==> inputs of run a <==
Design Dmac_Top, start of the top module:
module Dmac_Top (
    input  logic        clk,
    input  logic        rst,
    input  logic        write,
    input  logic        HSel,
    input  logic [1:0]  STrans,
    input  logic [31:0] HWData,
    input  logic [31:0] HAddr,
    input  logic [31:0] MRData,
    input  logic        HReady,
    input  logic [1:0]  M_HResp,
    output logic HReadyOut,
    output logic [1:0] S_HResp,
    input  logic [1:0]  DmacReq,      
    input  logic        Bus_Grant,   
    output logic [31:0] MAddress,
    output logic [31:0] MWData,
    output logic [3:0]  MBurst_Size,
    output logic        MWrite,
    output logic [1:0]  MTrans,
    output logic [3:0]  MWStrb,
    output logic        Bus_Req,
    output logic        Interrupt,
    output logic [1:0]  ReqAck
);
export LEC_CHECK = 0
export CAP_MARGIN = 20
export CORE_MARGIN = 2
export CORE_UTILIZATION = 72
export CTS_CLUSTER_DIAMETER = 397
export PLACE_DENSITY = 0.4
export SLEW_MARGIN = 20
create_clock -name core_clock -period 4.84 [get_ports {clk}]
run.sh (not shown) runs the stock make flow with config.mk's settings and CLKGATE_MAP_FILE=.
==> run b: changes against run a <==
Settings changed: ABC_AREA from default to 1, CTS_CLUSTER_DIAMETER 397 to 370, CTS_CLUSTER_SIZE from default to 10, PLACE_DENSITY 0.4 to 0.42, SETUP_SLACK_MARGIN from default to 1.4, TNS_END_PERCENT from default to 5.
==> flow/constraint.sdc (replaced) <==
create_clock -name core_clock -period 4.77 [get_ports {clk}]
set_input_delay 0.9540 -clock core_clock [delete_from_list [all_inputs] [get_ports {clk}]]
set_output_delay 0.9540 -clock core_clock [all_outputs]
set_load 0.01 [all_outputs]
==> run c: changes against run a <==
Settings changed: CORE_ASPECT_RATIO from default to 0.53, CTS_CLUSTER_DIAMETER 397 to default, CTS_CLUSTER_SIZE from default to 48, PLACE_DENSITY 0.4 to 0.65.
==> flow/constraint.sdc (replaced) <==
create_clock -name core_clock -period 6.46 [get_ports {clk}]
set_input_delay 1.2920 -clock core_clock [delete_from_list [all_inputs] [get_ports {clk}]]
set_output_delay 1.2920 -clock core_clock [all_outputs]
set_load 0.01 [all_outputs]
==> run d: changes against run a <==
Settings changed: CORE_MARGIN 2 to 10, CORE_UTILIZATION 72 to 40, CTS_CLUSTER_DIAMETER 397 to default, GPL_ROUTABILITY_DRIVEN from default to 0, MAX_ROUTING_LAYER from default to met4, PLACE_DENSITY 0.4 to 0.5.
==> flow/constraint.sdc (replaced) <==
create_clock -name core_clock -period 8.44 [get_ports {clk}]
set_input_delay 1.6880 -clock core_clock [delete_from_list [all_inputs] [get_ports {clk}]]
set_output_delay 1.6880 -clock core_clock [all_outputs]
set_load 0.01 [all_outputs]
==> flow_metrics.tcl <==
# collected from the flow reports
set metrics [dict create \
    status "no timing/DRC/antenna violations" \
    grt_max_degree 151 \
    final-comb-area_um2 20550 \
    initialDrtViolationCount 2799 \
    detailedPlacementHpwl_mm 103.1 \
    timing.fmax_mhz 134.9 \
]
The numbers above come from run d.

==> flow_metrics.tcl <==
# collected from the flow reports
set metrics [dict create \
    status "no timing/DRC/antenna violations" \
    initCoreUtil 0.7305 \
    grt_max_degree 138 \
    timing.fmax_mhz 155.6 \
    first_global_vias 39643 \
    grt_setup_unrepaired "no" \
    final-comb-area_um2 20560 \
    critical-path-top-delay-family "simple AND/OR/NAND/NOR gates" \
    initialDrtViolationCount 7323 \
]
The numbers above come from run c.

==> flow_metrics.tcl <==
# collected from the flow reports
set metrics [dict create \
    status "failed layout checks" \
    check.faults "negative setup slack" \
    initialDrtViolationCount 7152 \
    grt_max_degree 138 \
    final-comb-area_um2 21150 \
    detailedPlacementHpwl_mm 103.0 \
    timing.fmax_mhz 199.7 \
    setup_viol 9 \
    worst_slack_ns -0.1678 \
]
The numbers above come from run a.

==> flow_metrics.tcl <==
# collected from the flow reports
set metrics [dict create \
    detailedPlacementHpwl_mm 127.5 \
    initialDrtViolationCount 10389 \
    status "no timing/DRC/antenna violations" \
    register_area_um2 41180 \
    timing.hold.worst_endpoint "datapath_inst.Size_Reg[21]" \
    timing.fmax_mhz 224.6 \
    cts_inserted_buffers 162 \
    grt_max_degree 147 \
    final-comb-area_um2 24710 \
]
The numbers above come from run b.


==> inputs of job 3964 <==
Dmac_Top again, from the RTL that the note above started with.
export LEC_CHECK = 0
export CAP_MARGIN = 20
export CORE_MARGIN = 2
export CORE_UTILIZATION = 57
export CTS_CLUSTER_DIAMETER = 271
export PLACE_DENSITY = 0.77
export SLEW_MARGIN = 20
create_clock -name core_clock -period 2.62 [get_ports {clk}]
==> job 9188: changes against job 3964 <==
CORE_ASPECT_RATIO = 0.53   (was unset)
CORE_UTILIZATION = 72   (was 57)
CTS_CLUSTER_DIAMETER = unset   (was 271)
CTS_CLUSTER_SIZE = 48   (was unset)
PLACE_DENSITY = 0.65   (was 0.77)
SETUP_SLACK_MARGIN = 1.47   (was unset)
==> flow/constraint.sdc (replaced) <==
create_clock -name core_clock -period 5.34 [get_ports {clk}]
set_input_delay 1.0680 -clock core_clock [delete_from_list [all_inputs] [get_ports {clk}]]
set_output_delay 1.0680 -clock core_clock [all_outputs]
set_load 0.01 [all_outputs]
==> job 1982: changes against job 3964 <==
CORE_UTILIZATION = 40   (was 57)
CTS_CLUSTER_DIAMETER = unset   (was 271)
PLACE_DENSITY = 0.6   (was 0.77)
==> flow/constraint.sdc (replaced) <==
create_clock -name core_clock -period 8.59 [get_ports {clk}]
set_input_delay 1.7180 -clock core_clock [delete_from_list [all_inputs] [get_ports {clk}]]
set_output_delay 1.7180 -clock core_clock [all_outputs]
set_load 0.01 [all_outputs]
==> results <==
| item | job 1982 | job 9188 | job 3964 |
|---|---|---|---|
| Number of setup buffers added after CTS | 0 | 41 | 22 |
| Placed wire-length estimate | 97300 µm | 115000 µm | 122000 µm |
| Highest metal used | met5 | met5 | met4 |
| Reg clk slew, reported paths | 0.06 ns | 0.07 ns | 0.06 ns |
| Outcome | finished clean | finished clean | finished with violations |
| Violated checks | - | - | setup timing |
| Global-route wire length before repair | 246000 µm | 292000 µm | 283000 µm |
| WL met1 | 74200 µm | 73400 µm | 69300 µm |
| Portion of the layout cell area used by non-clock buffers | 0.0325 | 0.0603 | 0.122 |
| Net switching share of the total power | 0.222 | 0.226 | 0.221 |
| Placeable core region | 156000 µm² | 86000 µm² | 109000 µm² |
| Chip area | 160000 µm² | 89700 µm² | 113000 µm² |
| Met2 routing resource usage after global routing | 0.323 | 0.636 | 0.562 |
| Layout clock buffer count | 206 | 157 | 187 |
Power and IR drop assume default switching activity.
